==> wip/juniper: inputs <==
==> flow/design.v (excerpt) <==
module boom_pro(sw7,start,clk,led,seg,sw_input,row,seg_cat,btn6,buzzer,green,red);
    input sw7,start,clk,btn6;        
    input [6:0] sw_input;            
    output buzzer;                   
    output [7:0] row,red,green;      
    output [7:0] seg_cat;            
    output [7:0] seg;                
    output reg [6:0] led;            
    reg [1:0] ps_input_times;        
    reg success;                     
    reg [6:0] password;              
    reg [1:0] game_state;            
    reg [4:0] countdown_times;       
    reg [4:0] user_defined_cdtime;   
    reg btn6_before;                 
    wire [4:0] leave_times;          
    wire [1:0] music_state;          
    wire [1:0] countdown_state;      
    wire [6:0] changing_pw;          
    wire btn6_pulse;                 
    wire start_pulse;                
    always @(posedge clk) begin
        if (!sw7) begin
            btn6_before<=0;
            user_defined_cdtime<=0;
            ps_input_times<=0;
            led<=0;
            success<=0;
            game_state<=0;
            password<=0;
            countdown_times<=0;
            user_defined_cdtime<=0;
        end
        else begin
            if (game_state==0) begin
                if (start_pulse) begin
                    success<=0;
                    btn6_before<=0;
                    game_state<=1;
  ...
Settings: LEC_CHECK=0, ABC_AREA=0, CAP_MARGIN=20, CELL_PAD_IN_SITES_GLOBAL_PLACEMENT=0, CORE_ASPECT_RATIO=1.48, CORE_MARGIN=2, CORE_UTILIZATION=71, CTS_CLUSTER_DIAMETER=51, CTS_CLUSTER_SIZE=73, GPL_ROUTABILITY_DRIVEN=0, GPL_TIMING_DRIVEN=1, MAX_ROUTING_LAYER=met4, MIN_ROUTING_LAYER=met1, PLACE_DENSITY_LB_ADDON=0.14, SETUP_SLACK_MARGIN=0.44, SLEW_MARGIN=20, TNS_END_PERCENT=100; clock period 8.3 ns.
run.sh (not shown) runs the stock make flow with config.mk's settings and CLKGATE_MAP_FILE=.
==> wip/amber: changes against wip/juniper <==
==> flow/config.mk (replaced) <==
export PLATFORM = sky130hd
export DESIGN_NAME = boom_pro
export DESIGN_NICKNAME = boom_pro
export VERILOG_FILES = /design/flow/design.v
export SDC_FILE = /design/flow/constraint.sdc
export NUM_CORES = 4
export LEC_CHECK = 0
export CAP_MARGIN = 20
export CORE_MARGIN = 6
export CORE_UTILIZATION = 69
export GPL_TIMING_DRIVEN = 0
export SLEW_MARGIN = 20
export TNS_END_PERCENT = 60
==> flow/constraint.sdc (replaced) <==
create_clock -name core_clock -period 15.0 [get_ports {clk}]
set_input_delay 3.0000 -clock core_clock [delete_from_list [all_inputs] [get_ports {clk}]]
set_output_delay 3.0000 -clock core_clock [all_outputs]
set_load 0.01 [all_outputs]
==> comparison <==
In wip/amber the first-iteration DRC count is higher than in wip/juniper, by 49%.
Against wip/amber, the sequential share of layout area of wip/juniper is lower by 0.20 points.
Between wip/juniper and wip/amber, the lower global-route usage is in wip/amber (gap 2.2 points).
Core utilization: wip/juniper is higher than wip/amber (2.1 points).

* * *

==> inputs of trial 7 <==
Starting RTL as in the previous note.
make LEC_CHECK=0 ABC_AREA=0 CAP_MARGIN=30 CELL_PAD_IN_SITES_DETAIL_PLACEMENT=0 CORE_MARGIN=2 CORE_UTILIZATION=40 CTS_CLUSTER_DIAMETER=214 GPL_TIMING_DRIVEN=0 HOLD_SLACK_MARGIN=0.19 MIN_ROUTING_LAYER=met2 PLACE_DENSITY_LB_ADDON=0.3 SETUP_SLACK_MARGIN=4.15 SLEW_MARGIN=20 TNS_END_PERCENT=15 finish   # period 20.0 ns
==> build 73: changes against trial 7 <==
ABC_AREA = unset   (was 0)
CAP_MARGIN = 20   (was 30)
CELL_PAD_IN_SITES_DETAIL_PLACEMENT = unset   (was 0)
CORE_UTILIZATION = 72   (was 40)
CTS_CLUSTER_DIAMETER = unset   (was 214)
GPL_TIMING_DRIVEN = unset   (was 0)
HOLD_SLACK_MARGIN = -0.1   (was 0.19)
MIN_ROUTING_LAYER = unset   (was met2)
PLACE_DENSITY_LB_ADDON = unset   (was 0.3)
SETUP_SLACK_MARGIN = -0.08   (was 4.15)
TNS_END_PERCENT = unset   (was 15)
==> flow/constraint.sdc (replaced) <==
create_clock -name core_clock -period 6.65 [get_ports {clk}]
set_input_delay 1.3300 -clock core_clock [delete_from_list [all_inputs] [get_ports {clk}]]
set_output_delay 1.3300 -clock core_clock [all_outputs]
set_load 0.01 [all_outputs]
==> trial 23: changes against trial 7 <==
ABC_AREA = unset   (was 0)
CAP_MARGIN = 20   (was 30)
CELL_PAD_IN_SITES_DETAIL_PLACEMENT = unset   (was 0)
CTS_CLUSTER_DIAMETER = unset   (was 214)
GPL_TIMING_DRIVEN = unset   (was 0)
HOLD_SLACK_MARGIN = unset   (was 0.19)
MIN_ROUTING_LAYER = unset   (was met2)
PLACE_DENSITY_LB_ADDON = unset   (was 0.3)
SETUP_SLACK_MARGIN = unset   (was 4.15)
TNS_END_PERCENT = unset   (was 15)
==> flow/constraint.sdc (replaced) <==
create_clock -name core_clock -period 9.91 [get_ports {clk}]
set_input_delay 1.9820 -clock core_clock [delete_from_list [all_inputs] [get_ports {clk}]]
set_output_delay 1.9820 -clock core_clock [all_outputs]
set_load 0.01 [all_outputs]
==> comparison table <==
| quantity | trial 23 | build 73 | trial 7 |
|---|---|---|---|
| FF+latch area | 5270 sq um | 5270 sq um | 5270 sq um |
| Number of setup buffers added after CTS | 0 | 2 | 0 |
| Buf+Inv Stages, Crit Path | 2 | 4 | 8 |
| Worst Slack Setup Final | 642 ps | -1230 ps | 9640 ps |
| Crit path to | music1.one_cnt[4]$_SDFFE_PN0P_ | music1.one_cnt[0]$_SDFFE_PN0P_ | music1.one_cnt[10]$_SDFFE_PN0P_ |
| Via count of the first global-routing pass | 21423 | 24311 | 33539 |
| Met3 demand-to-capacity share in global routing | 0.0291 | 0.0580 | 0.477 |
| Setup Slack @ Placement | 510 ps | -1250 ps | 10090 ps |
| Number of multi-input combinational cells | 2339 | 2341 | 2339 |
| Result of the run | timing/DRC/antenna clean | complete, but fails checks | timing/DRC/antenna clean |
| Reasons for failing layout checks | - | setup timing | - |
| Final routed wire length divided by cell count | 17.6 um | 21.7 um | 19.4 um |
| Maximum cell stage delay along the critical path | 600 ps | 540 ps | 680 ps |
| Amount of wire on met2 after detailed routing | 31300 um | 37700 um | 37100 um |
| R2r endpoint | music1.one_cnt[4]$_SDFFE_PN0P_ | music1.one_cnt[0]$_SDFFE_PN0P_ | music1.one_cnt[10]$_SDFFE_PN0P_ |
| NumNets Final | 3411 | 3604 | 3565 |
| # port buffers | 45 | 45 | 43 |
| Final worst path period share | 0.935 | 1.19 | 0.518 |
| Clock latency of the later-clocked register in the worst-skew pair | 550 ps | 580 ps | 600 ps |
| Die span in x | 255 um | 191 um | 255 um |
| Tool warnings | 63 | 68 | 63 |
| Actual transition at the worst max-transition pin | 1030 ps | 933 ps | 1090 ps |
